==> cedar <==
==> flow/design.v <==
`timescale 1ns / 1ps
module top_module(
    input  wire        clkr,
    input  wire        rst,
    input  wire        rxr,
    input  wire [4:0]  btnr,
    output wire        spr,
    output wire [7:0]  hr,
    output wire [7:0]  mr,
    output wire [4:0]  date,
    output wire [4:0]  month,
    output wire [7:0]  year,
    output wire [6:0]  seg,
    output wire [3:0]  an,
    output wire        dp
);
    reg [4:0] btnr_prev;
    reg [4:0] btnr_sync;
    wire btn_time_edge;
    wire btn_date_edge;
    wire btn_stopwatch;
    wire btn_sw_reset;       
    wire btn_sw_startstop;   
    always @(posedge clkr) begin
        if (rst) begin
            btnr_sync <= 5'b0;
            btnr_prev <= 5'b0;
        end else begin
            btnr_sync <= btnr;
            btnr_prev <= btnr_sync;
        end
    end
    assign btn_time_edge = btnr_sync[0] && !btnr_prev[0];
    assign btn_date_edge = btnr_sync[1] && !btnr_prev[1];
    assign btn_stopwatch = btnr_sync[2];   
    assign btn_sw_reset = btnr_sync[3] && !btnr_prev[3];      
    assign btn_sw_startstop = btnr_sync[4] && !btnr_prev[4];  
    reg tx_start;
    reg [7:0] tx_data;
    wire tx_busy;
    wire tx_out;
    uart_tx #(
        .BAUD_RATE(9600),
        .CLOCK_FREQ(153_600)
    ) uart_tx_inst (
        .clk(clkr),
        .rst(rst),
        .tx_start(tx_start),
        .tx_data(tx_data),
        .tx(tx_out),
        .tx_busy(tx_busy)
    );
    assign spr = tx_out;
    reg [1:0] tx_state;
    localparam TX_IDLE = 0, TX_WAIT_BUSY = 1, TX_WAIT_DONE = 2;
    always @(posedge clkr) begin
        if (rst) begin
            tx_state <= TX_IDLE;
            tx_start <= 0;
        end else
        case(tx_state)
            TX_IDLE: begin
                tx_start <= 0;
                if (btn_time_edge) begin
                    tx_data <= 8'd0;
                    tx_start <= 1;
                    tx_state <= TX_WAIT_BUSY;
                end
                else if (btn_date_edge) begin
                    tx_data <= 8'd1;
                    tx_start <= 1;
                    tx_state <= TX_WAIT_BUSY;
                end
            end
            TX_WAIT_BUSY: begin
                tx_start <= 0;
                if (tx_busy) begin
                    tx_state <= TX_WAIT_DONE;
                end
            end
            TX_WAIT_DONE: begin
                if (!tx_busy) begin
                    tx_state <= TX_IDLE;
                end
            end
            default: tx_state <= TX_IDLE;
        endcase
    end
    wire rx_ready;
    wire [7:0] rx_data;
    uart_rx #(
        .BAUD_RATE(9600),
        .CLOCK_FREQ(153_600)
    ) uart_rx_inst (
        .clk(clkr),
        .rst(rst),
        .rx(rxr),
        .rx_ready(rx_ready),
        .rx_data(rx_data)
    );
    reg [2:0] rx_state;
    reg [1:0] byte_count;
    localparam RX_IDLE = 0, RX_TIME = 1, RX_DATE = 2;
    reg [7:0] hr_reg, mr_reg, sec_reg;
    reg [4:0] date_reg, month_reg;
    reg [7:0] year_reg;
    assign hr = hr_reg;
    assign mr = mr_reg;
    assign date = date_reg;
    assign month = month_reg;
    assign year = year_reg;
    reg [9:0] clk_1hz_counter;
    reg clk_1hz_pulse;
    always @(posedge clkr) begin
        if (rst) begin
            clk_1hz_counter <= 0;
            clk_1hz_pulse <= 0;
        end else if (clk_1hz_counter == 1_000 - 1) begin
            clk_1hz_counter <= 0;
            clk_1hz_pulse <= 1;
        end else begin
            clk_1hz_counter <= clk_1hz_counter + 1;
            clk_1hz_pulse <= 0;
        end
    end
    always @(posedge clkr) begin
        if (rst) begin
            rx_state <= RX_IDLE;
            byte_count <= 0;
            hr_reg <= 0;
            mr_reg <= 0;
            sec_reg <= 0;
            date_reg <= 0;
            month_reg <= 0;
            year_reg <= 0;
        end else
        case(rx_state)
            RX_IDLE: begin
                byte_count <= 0;
                if (btn_time_edge) begin
                    rx_state <= RX_TIME;
                end
                else if (btn_date_edge) begin
                    rx_state <= RX_DATE;
                end
                else if (clk_1hz_pulse) begin
                    if (sec_reg == 59) begin
                        sec_reg <= 0;
                        if (mr_reg == 59) begin
                            mr_reg <= 0;
                            if (hr_reg == 23) begin
                                hr_reg <= 0;
                            end else begin
                                hr_reg <= hr_reg + 1;
                            end
                        end else begin
                            mr_reg <= mr_reg + 1;
                        end
                    end else begin
                        sec_reg <= sec_reg + 1;
                    end
                end
            end
            RX_TIME: begin
                if (rx_ready) begin
                    case(byte_count)
                        2'd0: hr_reg <= rx_data;
                        2'd1: mr_reg <= rx_data;
                        2'd2: sec_reg <= rx_data;
                    endcase
                    if (byte_count == 2'd2) begin
                        rx_state <= RX_IDLE;
                    end else begin
                        byte_count <= byte_count + 1;
                    end
                end
            end
            RX_DATE: begin
                if (rx_ready) begin
                    case(byte_count)
                        2'd0: date_reg <= rx_data[4:0];
                        2'd1: month_reg <= rx_data[4:0];
                        2'd2: year_reg <= rx_data;
                    endcase
                    if (byte_count == 2'd2) begin
                        rx_state <= RX_IDLE;
                    end else begin
                        byte_count <= byte_count + 1;
                    end
                end
            end
            default: rx_state <= RX_IDLE;
        endcase
    end
    wire [6:0] seg_sw;
    wire [3:0] an_sw;
    wire dp_sw;
    stopwatch_simple sw_inst (
        .CLK100MHZ(clkr),
        .rst(rst),
        .btn_reset(btn_sw_reset),
        .btn_startstop(btn_sw_startstop),
        .seg(seg_sw),
        .an(an_sw),
        .dp(dp_sw)
    );
    wire [6:0] seg_time;
    wire [3:0] an_time;
    wire dp_time;
    reg display_mode;
    always @(posedge clkr) begin
        if (rst) begin
            display_mode <= 0;
        end else if (btn_time_edge) begin
            display_mode <= 0;   
        end else if (btn_date_edge) begin
            display_mode <= 1;   
        end
    end
    seven_seg_display display_inst (
        .clk(clkr),
        .rst(rst),
        .hr(hr_reg),
        .mr(mr_reg),
        .date(date_reg),
        .month(month_reg),
        .mode(display_mode),
        .seg(seg_time),
        .an(an_time),
        .dp(dp_time)
    );
    assign seg = btn_stopwatch ? seg_sw : seg_time;
    assign an = btn_stopwatch ? an_sw : an_time;
    assign dp = btn_stopwatch ? dp_sw : dp_time;
endmodule
module seven_seg_display(
    input wire clk,
    input wire rst,
    input wire [7:0] hr,
    input wire [7:0] mr,
    input wire [4:0] date,
    input wire [4:0] month,
    input wire mode,   
    output reg [6:0] seg,
    output reg [3:0] an,
    output wire dp
);
    assign dp = 1'b1;   
    wire [3:0] hr_tens = hr / 10;
    wire [3:0] hr_ones = hr % 10;
    wire [3:0] mr_tens = mr / 10;
    wire [3:0] mr_ones = mr % 10;
    wire [3:0] date_tens = date / 10;
    wire [3:0] date_ones = date % 10;
    wire [3:0] month_tens = month / 10;
    wire [3:0] month_ones = month % 10;
    reg [1:0] digit_select;
    reg [5:0] refresh_counter;
    always @(posedge clk) begin
        if (rst) begin
            refresh_counter <= 0;
            digit_select <= 0;
        end else begin
        refresh_counter <= refresh_counter + 1;
        if (refresh_counter == 50) begin
            refresh_counter <= 0;
            digit_select <= digit_select + 1;
        end
        end
    end
    reg [3:0] bcd_digit;
    always @(*) begin
        if (mode == 0) begin
            case(digit_select)
                2'b00: begin an = 4'b1110; bcd_digit = mr_ones; end
                2'b01: begin an = 4'b1101; bcd_digit = mr_tens; end
                2'b10: begin an = 4'b1011; bcd_digit = hr_ones; end
                2'b11: begin an = 4'b0111; bcd_digit = hr_tens; end
            endcase
        end else begin
            case(digit_select)
                2'b00: begin an = 4'b1110; bcd_digit = month_ones; end
                2'b01: begin an = 4'b1101; bcd_digit = month_tens; end
                2'b10: begin an = 4'b1011; bcd_digit = date_ones; end
                2'b11: begin an = 4'b0111; bcd_digit = date_tens; end
            endcase
        end
    end
    always @(*) begin
        case(bcd_digit)
            4'd0: seg = 7'b1000000;
            4'd1: seg = 7'b1111001;
            4'd2: seg = 7'b0100100;
            4'd3: seg = 7'b0110000;
            4'd4: seg = 7'b0011001;
            4'd5: seg = 7'b0010010;
            4'd6: seg = 7'b0000010;
            4'd7: seg = 7'b1111000;
            4'd8: seg = 7'b0000000;
            4'd9: seg = 7'b0010000;
            default: seg = 7'b1111111;
        endcase
    end
endmodule
module uart_tx #(
    parameter BAUD_RATE = 9600,
    parameter CLOCK_FREQ = 100_000_000
)(
    input wire clk,
    input wire rst,
    input wire tx_start,
    input wire [7:0] tx_data,
    output reg tx,
    output reg tx_busy
);
    localparam integer CLK_PER_BIT = CLOCK_FREQ / BAUD_RATE;
    reg [3:0] clk_count;
    reg [3:0] bit_index;
    reg [7:0] tx_data_reg;
    reg [2:0] state;
    localparam IDLE = 3'd0;
    localparam START_BIT = 3'd1;
    localparam DATA_BITS = 3'd2;
    localparam STOP_BIT = 3'd3;
    always @(posedge clk) begin
        if (rst) begin
            tx <= 1'b1;
            tx_busy <= 1'b0;
            state <= IDLE;
            clk_count <= 0;
            bit_index <= 0;
        end else
        case(state)
            IDLE: begin
                tx <= 1'b1;
                clk_count <= 0;
                bit_index <= 0;
                tx_busy <= 1'b0;
                if (tx_start) begin
                    tx_data_reg <= tx_data;
                    tx_busy <= 1'b1;
                    state <= START_BIT;
                end
            end
            START_BIT: begin
                tx <= 1'b0;
                if (clk_count < CLK_PER_BIT - 1) begin
                    clk_count <= clk_count + 1;
                end else begin
                    clk_count <= 0;
                    state <= DATA_BITS;
                end
            end
            DATA_BITS: begin
                tx <= tx_data_reg[bit_index];
                if (clk_count < CLK_PER_BIT - 1) begin
                    clk_count <= clk_count + 1;
                end else begin
                    clk_count <= 0;
                    if (bit_index < 7) begin
                        bit_index <= bit_index + 1;
                    end else begin
                        bit_index <= 0;
                        state <= STOP_BIT;
                    end
                end
            end
            STOP_BIT: begin
                tx <= 1'b1;
                if (clk_count < CLK_PER_BIT - 1) begin
                    clk_count <= clk_count + 1;
                end else begin
                    clk_count <= 0;
                    state <= IDLE;
                end
            end
            default: state <= IDLE;
        endcase
    end
endmodule
module uart_rx #(
    parameter BAUD_RATE = 9600,
    parameter CLOCK_FREQ = 100_000_000
)(
    input wire clk,
    input wire rst,
    input wire rx,
    output reg rx_ready,
    output reg [7:0] rx_data
);
    localparam integer CLK_PER_BIT = CLOCK_FREQ / BAUD_RATE;
    reg [3:0] clk_count;
    reg [3:0] bit_index;
    reg [7:0] rx_data_reg;
    reg [2:0] state;
    reg rx_sync, rx_prev;
    localparam IDLE = 3'd0;
    localparam START_BIT = 3'd1;
    localparam DATA_BITS = 3'd2;
    localparam STOP_BIT = 3'd3;
    always @(posedge clk) begin
        if (rst) begin
            rx_sync <= 1'b1;
            rx_prev <= 1'b1;
        end else begin
            rx_sync <= rx;
            rx_prev <= rx_sync;
        end
    end
    always @(posedge clk) begin
        rx_ready <= 1'b0;
        if (rst) begin
            rx_data <= 8'd0;
            state <= IDLE;
            clk_count <= 0;
            bit_index <= 0;
        end else
        case(state)
            IDLE: begin
                clk_count <= 0;
                bit_index <= 0;
                if (rx_prev == 1'b1 && rx_sync == 1'b0) begin
                    state <= START_BIT;
                end
            end
            START_BIT: begin
                if (clk_count < (CLK_PER_BIT / 2) - 1) begin
                    clk_count <= clk_count + 1;
                end else begin
                    clk_count <= 0;
                    if (rx_sync == 1'b0) begin
                        state <= DATA_BITS;
                    end else begin
                        state <= IDLE;
                    end
                end
            end
            DATA_BITS: begin
                if (clk_count < CLK_PER_BIT - 1) begin
                    clk_count <= clk_count + 1;
                end else begin
                    clk_count <= 0;
                    rx_data_reg[bit_index] <= rx_sync;
                    if (bit_index < 7) begin
                        bit_index <= bit_index + 1;
                    end else begin
                        bit_index <= 0;
                        state <= STOP_BIT;
                    end
                end
            end
            STOP_BIT: begin
                if (clk_count < CLK_PER_BIT - 1) begin
                    clk_count <= clk_count + 1;
                end else begin
                    clk_count <= 0;
                    rx_ready <= 1'b1;
                    rx_data <= rx_data_reg;
                    state <= IDLE;
                end
            end
            default: state <= IDLE;
        endcase
    end
endmodule
module stopwatch_simple(
    input  wire CLK100MHZ,
    input  wire rst,
    input  wire btn_reset,       
    input  wire btn_startstop,   
    output reg  [6:0] seg,
    output reg  [3:0] an,
    output wire dp
);
    assign dp = 1'b1;   
    reg running;
    always @(posedge CLK100MHZ) begin
        if (rst || btn_reset) begin
            running <= 0;   
        end else if (btn_startstop) begin
            running <= ~running;   
        end
    end
    reg [6:0] cnt;
    reg tick_10hz;
    always @(posedge CLK100MHZ) begin
        if (rst) begin
            cnt <= 0;
            tick_10hz <= 0;
        end else if (cnt == 100 - 1) begin   
            cnt <= 0;
            tick_10hz <= 1;
        end else begin
            cnt <= cnt + 1;
            tick_10hz <= 0;
        end
    end
    reg [5:0] seconds;   
    reg [5:0] minutes;   
    reg [3:0] centisec;  
    always @(posedge CLK100MHZ) begin
        if (rst || btn_reset) begin
            seconds <= 0;
            minutes <= 0;
            centisec <= 0;
        end else if (running && tick_10hz) begin
            if (centisec == 9) begin
                centisec <= 0;
                if (seconds == 59) begin
                    seconds <= 0;
                    if (minutes == 59) begin
                        minutes <= 0;
                    end else begin
                        minutes <= minutes + 1;
                    end
                end else begin
                    seconds <= seconds + 1;
                end
            end else begin
                centisec <= centisec + 1;
            end
        end
    end
    wire [3:0] s1 = seconds % 10;
    wire [3:0] s10 = seconds / 10;
    wire [3:0] m1 = minutes % 10;
    wire [3:0] m10 = minutes / 10;
    reg [1:0] sel;
    reg [5:0] refresh_cnt;
    always @(posedge CLK100MHZ) begin
        if (rst) begin
            refresh_cnt <= 0;
            sel <= 0;
        end else begin
        refresh_cnt <= refresh_cnt + 1;
        if (refresh_cnt == 50) begin
            refresh_cnt <= 0;
            sel <= sel + 1;
        end
        end
    end
    reg [3:0] digit;
    always @(*) begin
        case(sel)
            2'b00: begin an = 4'b1110; digit = s1; end    
            2'b01: begin an = 4'b1101; digit = s10; end   
            2'b10: begin an = 4'b1011; digit = m1; end    
            2'b11: begin an = 4'b0111; digit = m10; end   
        endcase
    end
    always @(*) begin
        case(digit)
            4'd0: seg = 7'b1000000;
            4'd1: seg = 7'b1111001;
            4'd2: seg = 7'b0100100;
            4'd3: seg = 7'b0110000;
            4'd4: seg = 7'b0011001;
            4'd5: seg = 7'b0010010;
            4'd6: seg = 7'b0000010;
            4'd7: seg = 7'b1111000;
            4'd8: seg = 7'b0000000;
            4'd9: seg = 7'b0010000;
            default: seg = 7'b1111111;
        endcase
    end
endmodule
==> flow/run.sh <==
#!/bin/bash
# the make line also repeats each setting of config.mk as NAME=value (left out here)
make -C /OpenROAD-flow-scripts/flow DESIGN_CONFIG=/design/flow/config.mk WORK_HOME=/design/flow/orfs CLKGATE_MAP_FILE= finish
==> flow/config.mk <==
export PLATFORM = sky130hd
export DESIGN_NAME = top_module
export DESIGN_NICKNAME = top_module
export VERILOG_FILES = /design/flow/design.v
export SDC_FILE = /design/flow/constraint.sdc
export NUM_CORES = 4
export LEC_CHECK = 0
export CAP_MARGIN = 20
export CELL_PAD_IN_SITES_GLOBAL_PLACEMENT = 2
export CORE_MARGIN = 2
export CORE_UTILIZATION = 40
export CTS_CLUSTER_DIAMETER = 333
export CTS_CLUSTER_SIZE = 43
export SETUP_SLACK_MARGIN = -0.96
export SLEW_MARGIN = 20
==> flow/constraint.sdc <==
create_clock -name core_clock -period 10.0 [get_ports {clkr}]
set_input_delay 2.0000 -clock core_clock [delete_from_list [all_inputs] [get_ports {clkr}]]
set_output_delay 2.0000 -clock core_clock [all_outputs]
set_load 0.01 [all_outputs]
==> ember: changes against cedar <==
==> flow/config.mk (replaced) <==
export PLATFORM = sky130hd
export DESIGN_NAME = top_module
export DESIGN_NICKNAME = top_module
export VERILOG_FILES = /design/flow/design.v
export SDC_FILE = /design/flow/constraint.sdc
export NUM_CORES = 4
export LEC_CHECK = 0
export CAP_MARGIN = 20
export CORE_MARGIN = 2
export CORE_UTILIZATION = 57
export CTS_CLUSTER_DIAMETER = 49
export CTS_CLUSTER_SIZE = 63
export SLEW_MARGIN = 20
==> quartz: changes against cedar <==
--- a/flow/config.mk
+++ b/flow/config.mk
@@ -7,5 +7,5 @@
 export LEC_CHECK = 0
-export CAP_MARGIN = 20
+export CAP_MARGIN = 40
 export CELL_PAD_IN_SITES_GLOBAL_PLACEMENT = 2
-export CORE_MARGIN = 2
+export CORE_MARGIN = 10
 export CORE_UTILIZATION = 40
@@ -13,2 +13,3 @@
 export CTS_CLUSTER_SIZE = 43
+export PLACE_DENSITY = 0.35
 export SETUP_SLACK_MARGIN = -0.96
==> impl_metrics.yaml <==
# physical design summary
setup_path:
  crit_chain: "inv_1 -> ha_1 -> mux2i_1 -> or2_2 -> ha_1 -> o21bai_2 -> ha_1 -> nor3_2 -> a31oi_4 -> a32o_1 -> a211oi_1 -> nor2_2 -> o311a_1 -> o21ai_0 -> nand2_1 -> nor2_1 -> xnor2_1 -> mux2_2 -> ha_1 -> nand2b_1 -> a221oi_1 -> clkdlybuf4s50_1"
  cp_slowest_cell: "ha_1"
die:
  initCoreUtil: 0.408
power_and_ir_drop:
  comb-power_mw: 0.0972
routing:
  wl_met3_um: 951
  avgRoutedWirePerCell_um: 16.1
cells_and_area:
  buf_share: 0.0509
  nets: 1341
timing:
  fin_skew_ns: 0.0116
  worst_pin_slew_ns: 1.02
global_routing:
  grt_usage: 0.196
placed_design:
  dpl.cell_count: 1589
status:
  outcome: "finished clean"
(the above is from cedar)
==> impl_metrics.yaml <==
# physical design summary
timing:
  fin_skew_ns: 0.00905
  worst_pin_slew_ns: 0.776
status:
  outcome: "finished clean"
routing:
  avgRoutedWirePerCell_um: 16.3
setup_path:
  crit_chain: "inv_1 -> ha_1 -> buf_8 -> mux2i_1 -> or2_2 -> ha_1 -> o21bai_2 -> ha_1 -> nor3_2 -> a31oi_4 -> a32o_1 -> a211oi_1 -> nor2_2 -> o311a_1 -> o21ai_0 -> nand2_1 -> nor2_1 -> xnor2_1 -> mux2_2 -> ha_1 -> nand2b_1 -> a221oi_1 -> clkdlybuf4s50_1"
placed_design:
  dpl.cell_count: 1592
power_and_ir_drop:
  comb-power_mw: 0.0977
cells_and_area:
  buf_share: 0.0539
  nets: 1346
(the above is from quartz)
==> impl_metrics.yaml <==
# physical design summary
status:
  outcome: "finished clean"
routing:
  avgRoutedWirePerCell_um: 15.5
global_routing:
  grt_usage: 0.244
timing:
  worst_pin_slew_ns: 1.12
  fin_skew_ns: 0.00813
power_and_ir_drop:
  comb-power_mw: 0.0952
die:
  initCoreUtil: 0.576
setup_path:
  crit_chain: "inv_1 -> ha_1 -> mux2i_1 -> or2_2 -> ha_1 -> o21bai_2 -> ha_1 -> nor3_2 -> a31oi_4 -> a32o_1 -> a211oi_1 -> nor2_2 -> o311a_1 -> o21ai_0 -> nand2_1 -> nor2_1 -> xnor2_1 -> mux2_2 -> ha_1 -> nand2b_1 -> a221oi_1 -> clkdlybuf4s50_1"
  cp_slowest_cell: "ha_1"
cells_and_area:
  buf_share: 0.0502
  nets: 1339
(the above is from ember)
